==> flow/design.v (excerpt) <==
module master_top#(
    parameter DATA_WIDTH = 32,
    parameter ADDR_WIDTH = 32,
    parameter BRAM_QUANTITY = 6,
    parameter INTERNAL_ADDR_RANGE = 128
)(
    input                           clk,
    input                           areset,
    input  logic [             3:0] awid_i,
    input  logic [ADDR_WIDTH - 1:0] awaddr_i,
    input  logic                    awvalid_i,
    output logic                    awready_o,
    input  logic [             3:0] wid_i,
    input  logic [DATA_WIDTH - 1:0] wdata_i,
    input  logic [             3:0] wstrb_i,
    input  logic                    wlast_i,
    input  logic                    wvalid_i,
    output logic                    wready_o,
    input  logic [             3:0] arid_i,
    input  logic [ADDR_WIDTH - 1:0] araddr_i,
    input  logic                    arvalid_i,
    output logic                    arready_o,
    output logic [             3:0] rid_o,
    output logic [DATA_WIDTH - 1:0] rdata_o,
    output logic                    rlast_o,
    output logic                    rvalid_o,
    input  logic                    rready_i,
    output logic [             3:0] bid_o,
    output logic [             1:0] bresp_o,
    output logic                    bvalid_o,
    input  logic                    bready_i,
    output logic [             3:0] m_awid_o,
    output logic [             7:0] m_awlen_o,
    output logic [             2:0] m_awsize_o,
    output logic [             1:0] m_awburst_o,
    output logic [ADDR_WIDTH - 1:0] m_awaddr_o,
    output logic                    m_awvalid_o,
    input  logic                    m_awready_i,
    output logic [             3:0] m_wid_o,
    output logic [DATA_WIDTH - 1:0] m_wdata_o,
    output logic [             3:0] m_wstrb_o,
    output logic                    m_wlast_o,
    output logic                    m_wvalid_o,
    input  logic                    m_wready_i,
    input  logic [             3:0] m_bid_i,
    input  logic [             1:0] m_bresp_i,
    input  logic                    m_bvalid_i,
    output logic                    m_bready_o
);
make LEC_CHECK=0 CAP_MARGIN=20 CORE_MARGIN=2 CORE_UTILIZATION=72 CTS_CLUSTER_SIZE=29 PLACE_DENSITY=0.65 SETUP_SLACK_MARGIN=-0.3 SLEW_MARGIN=20 finish   # period 3.26 ns
run.sh (not shown) runs the stock make flow with config.mk's settings and CLKGATE_MAP_FILE=.
The starting point reached the layout checks and failed them: setup timing.
==> next run, changes <==
CORE_UTILIZATION = 60   (was 72)
CTS_CLUSTER_SIZE = unset   (was 29)
PLACE_DENSITY = unset   (was 0.65)
SETUP_SLACK_MARGIN = unset   (was -0.3)
clock period = 3.57 ns   (was 3.26 ns; I/O delays follow)
The new run completed, yet does not pass: setup timing.
Sequential cell count is unchanged.
Critical path depth decreases by 1.
Synthesized area is unchanged.
Die size increases by about a fifth.
Clock-buffer cell count increases by 3.
Combinational power decreases by roughly a tenth.
Total power decreases by a little under a tenth.
Hold slack degrades by 0.0063 ns.
Design area decreases slightly.
Worst setup slack improves by 0.25 ns.
First-iteration DRC count decreases by a quarter to a third.
==> next run, changes <==
CAP_MARGIN = 25   (was 20)
CORE_UTILIZATION = 40   (was 60)
GPL_TIMING_DRIVEN = 0   (was unset)
HOLD_SLACK_MARGIN = -0.03   (was unset)
MAX_ROUTING_LAYER = met4   (was unset)
clock period = 5.02 ns   (was 3.57 ns; I/O delays follow)
This time the run passed the timing, design-rule and antenna checks.
Register-to-register slack improved by 1.3 ns.
Routed wire length rises by 13%.
Sequential power falls by 29%.
Area after synthesis is unchanged.
Setup slack improved by 0.77 ns.
Clock skew rises by 0.0097 ns.
Total power falls by 26%.
Utilization falls by 24 points.
Non-clock buffer count rises by 51.
==> next run, changes <==
CELL_PAD_IN_SITES_GLOBAL_PLACEMENT = 3   (was unset)
CORE_UTILIZATION = 64   (was 40)
TNS_END_PERCENT = 95   (was unset)
After rerunning: With this change the flow did not get past global placement without I/O; synthesized area stays the same; die area fell by 37%; synthesized cell count stays the same.

---

== run A ==
Starting RTL as in the previous note.
==> flow/config.mk <==
export PLATFORM = sky130hd
export DESIGN_NAME = master_top
export DESIGN_NICKNAME = master_top
export VERILOG_FILES = /design/flow/design.v
export SDC_FILE = /design/flow/constraint.sdc
export NUM_CORES = 4
export LEC_CHECK = 0
export CAP_MARGIN = 20
export CELL_PAD_IN_SITES_DETAIL_PLACEMENT = 0
export CORE_ASPECT_RATIO = 1.21
export CORE_MARGIN = 2
export CORE_UTILIZATION = 61
export CTS_CLUSTER_SIZE = 40
export GPL_ROUTABILITY_DRIVEN = 1
export MIN_ROUTING_LAYER = met1
export PLACE_DENSITY_LB_ADDON = 0.12
export SETUP_SLACK_MARGIN = 0.17
export SLEW_MARGIN = 20
export TNS_END_PERCENT = 85
==> flow/constraint.sdc <==
create_clock -name core_clock -period 3.28 [get_ports {clk}]
set_input_delay 0.6560 -clock core_clock [delete_from_list [all_inputs] [get_ports {clk}]]
set_output_delay 0.6560 -clock core_clock [all_outputs]
set_load 0.01 [all_outputs]
[run A] flow finished | final checks: failed | reasons: setup timing
--- input diff run A..run B ---
- MIN_ROUTING_LAYER no longer set, was met1
- PLACE_DENSITY_LB_ADDON no longer set, was 0.12
- GPL_ROUTABILITY_DRIVEN no longer set, was 1
- PLACE_DENSITY now 0.6, previously not set
- TNS_END_PERCENT no longer set, was 85
- CORE_ASPECT_RATIO no longer set, was 1.21
- CORE_UTILIZATION now 59, was 61
- SETUP_SLACK_MARGIN no longer set, was 0.17
- CELL_PAD_IN_SITES_DETAIL_PLACEMENT no longer set, was 0
- CTS_CLUSTER_SIZE no longer set, was 40
- the clock period (ns, I/O delays scaled along) now 3.25, was 3.28
[summary]
Run B -> stages 100% | layout checks FAIL | setup timing. Going from run A to run B, the detailed-router iteration count before antenna repair was found to have gone up by 1. Count of buffers not belonging to the clock network in the layout, run A and run B, higher one = run A. Looking at final core area utilization, run B sits 2.5 points lower than run A does.
[inputs] run C vs run B
- PLACE_DENSITY now 0.65, was 0.6
- SETUP_SLACK_MARGIN now 0.77, previously not set
- CTS_CLUSTER_SIZE now 29, previously not set
- CORE_UTILIZATION now 71, was 59
- TNS_END_PERCENT now 5, previously not set
- the clock period (ns, I/O delays scaled along) now 3.26, was 3.25
Notes after the runs:
- Run C ran in full, but the layout does not pass; the checks complain about setup timing.
- Cmp run C vs run B: detailed placement HPWL higher in run C
- The run with more setup slack is run B; run C has less.
- Against run B, wire length of the first global-routing pass in run C rose by more than 10%.
- Run C: hold slack lower than run B
#### Input delta (run D over run C)
- a change of PLACE_DENSITY from 0.65 to 0.6
- a change of CORE_UTILIZATION from 71 to 64
- a deleted CTS_CLUSTER_SIZE that had been 29
- a deleted SETUP_SLACK_MARGIN that had been 0.77
- a deleted TNS_END_PERCENT that had been 5
- a change of the clock period (ns, I/O delays scaled along) from 3.26 to 5.86
==> comparison <==
Diff run C -> run D: worst setup margin grew by 1.57 ns; sequential share of layout area shows an increase of 3.0 points; area of all placed cells without fillers decreased by about 7% relative to the old numbers; fraction of area in multi-input gates decreased 0.54 points.
Summary — met2 wire length, run D relative to run C: lower, by 25%.
[run D] layout-stage area growth over the synthesis result fell 8.8 points relative to run C
Run D completed end to end with timing, DRC and antenna clean.
Changes observed in run D relative to run C: ratio of final minimum period to clock period dropped 40 points, logic gate share of total power dropped 0.7 points.
Run comparison: run C uppermost layer routed met5; run D uppermost layer routed met4
Input-level comparison between run E and run D:
- CELL_PAD_IN_SITES_GLOBAL_PLACEMENT now 1, previously not set
- CORE_UTILIZATION now 40, was 64
- TNS_END_PERCENT now 65, previously not set
- the clock period (ns, I/O delays scaled along) now 8.0, was 5.86
Findings:
Comparing run D against run E, there is no change at all in post-CTS setup-driven buffer insertion count.
Compared with run D, run E shows a lower first-iteration DRC count.
Run D → run E: total power shrank by 21%; cell count grew by 10%; post-detailed-placement cell area grew by 260 sq um; reported combinational group power shrank by about 27%; filler cell count grew by 2,422.
Compared with run D, in run E internal cell power fell about 20%, met3 usage fell 3.1 points.
Between run E and run D, the difference in share of cell area taken by muxes after synthesis is negligible.
The final area in run E was higher than what run D gave.

---

master_top again, from the RTL that the note above started with.
Settings: LEC_CHECK=0, CAP_MARGIN=20, CORE_MARGIN=2, CORE_UTILIZATION=55, PLACE_DENSITY=0.6, SLEW_MARGIN=20; clock period 3.25 ns.
The starting point ran to the end with violations: setup timing.
Change:
--- a/flow/config.mk
+++ b/flow/config.mk
@@ -8,5 +8,6 @@
 export CAP_MARGIN = 20
 export CORE_MARGIN = 2
-export CORE_UTILIZATION = 55
-export PLACE_DENSITY = 0.6
+export CORE_UTILIZATION = 72
+export CTS_CLUSTER_SIZE = 36
+export PLACE_DENSITY = 0.66
 export SLEW_MARGIN = 20
Result: The new run completed and failed the layout checks on setup timing; count of clock-buffer cells in the layout fell by 14; fmax fell by a few percent; non-clock buffer count fell by 6; hold slack gains 0.12 ns; utilization rose by 21 points; worst setup slack loses 0.11 ns; sequential power rose slightly; final cell count fell by a few percent; wire length rose by about a fifth; cell area fell slightly; die area fell by a quarter to a third.
Change:
--- a/flow/config.mk
+++ b/flow/config.mk
@@ -8,6 +8,6 @@
 export CAP_MARGIN = 20
 export CORE_MARGIN = 2
-export CORE_UTILIZATION = 72
-export CTS_CLUSTER_SIZE = 36
-export PLACE_DENSITY = 0.66
+export CORE_UTILIZATION = 71
+export CTS_CLUSTER_SIZE = 35
+export PLACE_DENSITY = 0.65
 export SLEW_MARGIN = 20
==> flow/constraint.sdc (replaced) <==
create_clock -name core_clock -period 3.57 [get_ports {clk}]
set_input_delay 0.7140 -clock core_clock [delete_from_list [all_inputs] [get_ports {clk}]]
set_output_delay 0.7140 -clock core_clock [all_outputs]
set_load 0.01 [all_outputs]
The new run produced a layout that fails on setup timing.
Cell area drops slightly.
Setup slack improved by 0.37 ns.
Synthesized cell count is unchanged.
Utilization fell by 2.6 points.
Global-route usage fell by 5.1 points.
Clock skew fell by 0.0052 ns.
Flip-flop count is unchanged.
Cell count fell slightly.
Hold slack got worse by 0.047 ns.
Wire length came out lower by roughly a tenth.
Change:
--- a/flow/config.mk
+++ b/flow/config.mk
@@ -8,6 +8,5 @@
 export CAP_MARGIN = 20
 export CORE_MARGIN = 2
-export CORE_UTILIZATION = 71
-export CTS_CLUSTER_SIZE = 35
-export PLACE_DENSITY = 0.65
+export CORE_UTILIZATION = 40
+export PLACE_DENSITY = 0.6
 export SLEW_MARGIN = 20
==> flow/constraint.sdc (replaced) <==
create_clock -name core_clock -period 5.86 [get_ports {clk}]
set_input_delay 1.1720 -clock core_clock [delete_from_list [all_inputs] [get_ports {clk}]]
set_output_delay 1.1720 -clock core_clock [all_outputs]
set_load 0.01 [all_outputs]
=>
- The new run completed with no timing, DRC or antenna violations
- routed wire length went down by a few percent
- final cell count went up by roughly a tenth
- die size went up by well over a third
- clock power went down by a quarter to a third
- clock skew went down by 0.0078 ns
- power went down by well over a third
- flip-flop count does not change
- area after synthesis stays the same
- global-route usage went down by 18 points
- hold slack is better by 0.25 ns
Change:
--- a/flow/config.mk
+++ b/flow/config.mk
@@ -6,7 +6,11 @@
 export NUM_CORES = 4
 export LEC_CHECK = 0
+export ABC_AREA = 1
 export CAP_MARGIN = 20
+export CELL_PAD_IN_SITES_GLOBAL_PLACEMENT = 1
 export CORE_MARGIN = 2
 export CORE_UTILIZATION = 40
-export PLACE_DENSITY = 0.6
+export GPL_ROUTABILITY_DRIVEN = 0
+export PLACE_DENSITY = 0.46
 export SLEW_MARGIN = 20
+export TNS_END_PERCENT = 65
==> flow/constraint.sdc (replaced) <==
create_clock -name core_clock -period 8.0 [get_ports {clk}]
set_input_delay 1.6000 -clock core_clock [delete_from_list [all_inputs] [get_ports {clk}]]
set_output_delay 1.6000 -clock core_clock [all_outputs]
set_load 0.01 [all_outputs]
Result:
- The new run completed without violations
- setup slack gains 1.7 ns
- via count came out higher by 14%
- clock skew is about the same
- wire length came out higher by 12%
- cell count came out higher by about 24%
- clock power came out lower by 29%
- critical path depth came out higher by 3
- total power came out lower by 20%
- final area came out higher by 0.40%
- die size came out higher by about 0.7%
- utilization is about the same
Change:
==> flow/config.mk (replaced) <==
export PLATFORM = sky130hd
export DESIGN_NAME = master_top
export DESIGN_NICKNAME = master_top
export VERILOG_FILES = /design/flow/design.v
export SDC_FILE = /design/flow/constraint.sdc
export NUM_CORES = 4
export LEC_CHECK = 0
export ABC_AREA = 0
export CAP_MARGIN = 20
export CELL_PAD_IN_SITES_DETAIL_PLACEMENT = 0
export CELL_PAD_IN_SITES_GLOBAL_PLACEMENT = 3
export CORE_ASPECT_RATIO = 1.58
export CORE_MARGIN = 7
export CORE_UTILIZATION = 40
export GPL_ROUTABILITY_DRIVEN = 1
export PLACE_DENSITY = 0.9
export SLEW_MARGIN = 20
export TNS_END_PERCENT = 65
Effect:
- routed wire length fell by about 5%
- core utilization goes down by 0.77 points
- clock-buffer cell count came out lower by 18
- die size rises by 8.7%
- via count fell by 14%
Power and IR drop assume default switching activity.
